// apb_top
module apb_top #(parameter DATA_WIDTH = 32 , parameter ADDR_WIDTH = 32) (
		output [DATA_WIDTH-1:0]	PRDATA_o,
		input 					PCLK_i,
		input 					PRESETn_i,
		input [DATA_WIDTH-1:0]	PWRDATA_i,
		input [ADDR_WIDTH-1:0]	PADDR_i,
		input 					PWRITE_i,
		input 					PREADY_i,
		input 					EVENT_i
);
Size: ~4,500 cells after synthesis, about 1,000 flip-flops, roughly 100 I/O pins, about 45,000 µm² of cells after synthesis.
make LEC_CHECK=0 ABC_AREA=1 CAP_MARGIN=5 CELL_PAD_IN_SITES_DETAIL_PLACEMENT=2 CELL_PAD_IN_SITES_GLOBAL_PLACEMENT=2 CORE_ASPECT_RATIO=1.15 CORE_MARGIN=8 CORE_UTILIZATION=44 CTS_CLUSTER_DIAMETER=57 SLEW_MARGIN=10 finish   # period 6.0 ns
run.sh (not shown) runs the stock make flow with config.mk's settings and CLKGATE_MAP_FILE=.
The first run passed the timing, design-rule and antenna checks.
Edit:
CELL_PAD_IN_SITES_DETAIL_PLACEMENT = not set   (was 2)
CELL_PAD_IN_SITES_GLOBAL_PLACEMENT = not set   (was 2)
CORE_ASPECT_RATIO = not set   (was 1.15)
CORE_MARGIN = 2   (was 8)
CORE_UTILIZATION = 72   (was 44)
CTS_CLUSTER_DIAMETER = 95   (was 57)
PLACE_DENSITY = 0.65   (was not set)
SETUP_SLACK_MARGIN = -0.28   (was not set)
SLEW_MARGIN = 20   (was 10)
clock period = 3.12 ns   (was 6.0 ns; I/O delays follow)
Effect:
- With this change the flow completed and failed the layout checks on setup timing
- critical path depth stays the same
- power rises by 81%
- wire length shrinks by 21%

* * *

fjord:
Starting RTL as in the previous note.
clock: 6.0 ns
lec_check: 0
abc_area: 1
cap_margin: 20
cell_pad_in_sites_detail_placement: 0
core_margin: 6
core_utilization: 40
cts_cluster_size: 47
gpl_routability_driven: 0
gpl_timing_driven: 0
setup_slack_margin: 0.63
slew_margin: 20
Setup changes, fjord to tundra
- removing CTS_CLUSTER_SIZE (formerly 47)
- removing GPL_ROUTABILITY_DRIVEN (formerly 0)
- setting PLACE_DENSITY to 0.65 for the first time
- changing CORE_MARGIN from 6 to 2
- removing ABC_AREA (formerly 1)
- changing SETUP_SLACK_MARGIN from 0.63 to 0.73
- removing CELL_PAD_IN_SITES_DETAIL_PLACEMENT (formerly 0)
- changing CORE_UTILIZATION from 40 to 72
- removing GPL_TIMING_DRIVEN (formerly 0)
- changing the clock period (ns, I/O delays scaled along) from 6.0 to 3.11
## What came out
Relative to fjord, the global-route usage of tundra is higher by 20 points.
Comparing fjord and tundra, the lower fraction of power consumed by the clock network was measured on tundra.
tundra vs fjord, timing startpoint of the critical path: PADDR_i[3] vs PADDR_i[4]
Per the comparison of tundra with fjord, routed wire length lower, fraction of power spent switching nets went down 0.90 points, initial cell density of the core went up by 32 points.
Part of the total power dissipated in combinational logic | tundra below fjord
No crash in tundra: every stage finished, but the layout fails its final checks due to setup timing.
fjord → tundra: area occupied by multi-input gates moved down, synthesis area per yosys has decreased.
Looking at dominant kind of combinational cell, the multiplexers result is from tundra; the simple AND/OR/NAND/NOR gates one comes from fjord.
For garnet, these inputs were changed with respect to tundra:
- SETUP_SLACK_MARGIN: 0.73 -> unset
- CORE_UTILIZATION: 72 -> 40
- PLACE_DENSITY: 0.65 -> unset
- the clock period (ns, I/O delays scaled along): 3.11 -> 5.6
[summary]
- Number of clock buffers in the layout: lower on tundra
- Of the two values seen for timing startpoint of the critical path, PADDR_i[3] was produced by tundra and PADDR_i[2] by garnet.
- The final reports for garnet and tundra show global-route usage lower in the former.
- Sort garnet and tundra by total number of vias asc -> top: garnet
- Final area sits lower in garnet than in tundra.
- Going from tundra to garnet, post-layout worst setup margin rose 0.81 ns, share of the clock period used by the worst path after layout fell 22 points, post-layout total power fell 12 mW.
- Worst endpoint data arrival time | garnet above tundra
- | number of antenna violations at the first check in global routing | garnet vs tundra | 7 higher |
- Across tundra and garnet, a clean result was obtained everywhere but in tundra.
- tundra vs garnet, worst-path cell with the longest stage delay: sky130_fd_sc_hd__a221oi_1 vs sky130_fd_sc_hd__clkdlybuf4s50_1
- garnet vs tundra on proportion of final cell area spent on non-clock buffers: garnet is the lower one.
### garnet -> indigo
- MIN_ROUTING_LAYER newly set to met1
- CORE_UTILIZATION changed from 40 to 72
- SLEW_MARGIN changed from 20 to 30
- CTS_CLUSTER_DIAMETER newly set to 377
- PLACE_DENSITY_LB_ADDON newly set to 0.08
- CORE_ASPECT_RATIO newly set to 0.72
- the clock period (ns, I/O delays scaled along) changed from 5.6 to 3.13
==> comparison <==
indigo: flow complete, layout not clean; failing: setup timing
garnet: flow completed, timing, DRC and antenna clean
Of the two candidates, garnet has the better cell internal power dissipation and indigo the worse one.
Of garnet and indigo, indigo shows the higher first-pass detailed-route iteration total, with garnet below it.
Total power: indigo higher than garnet
Looking at sequential share of layout area, indigo sits below garnet.
Routed wire length sits higher in indigo than in garnet.
indigo vs garnet, type of the most critical hold path: in -> async vs reg -> reg
No activity file was given, so power comes from the tool's default toggle rates.
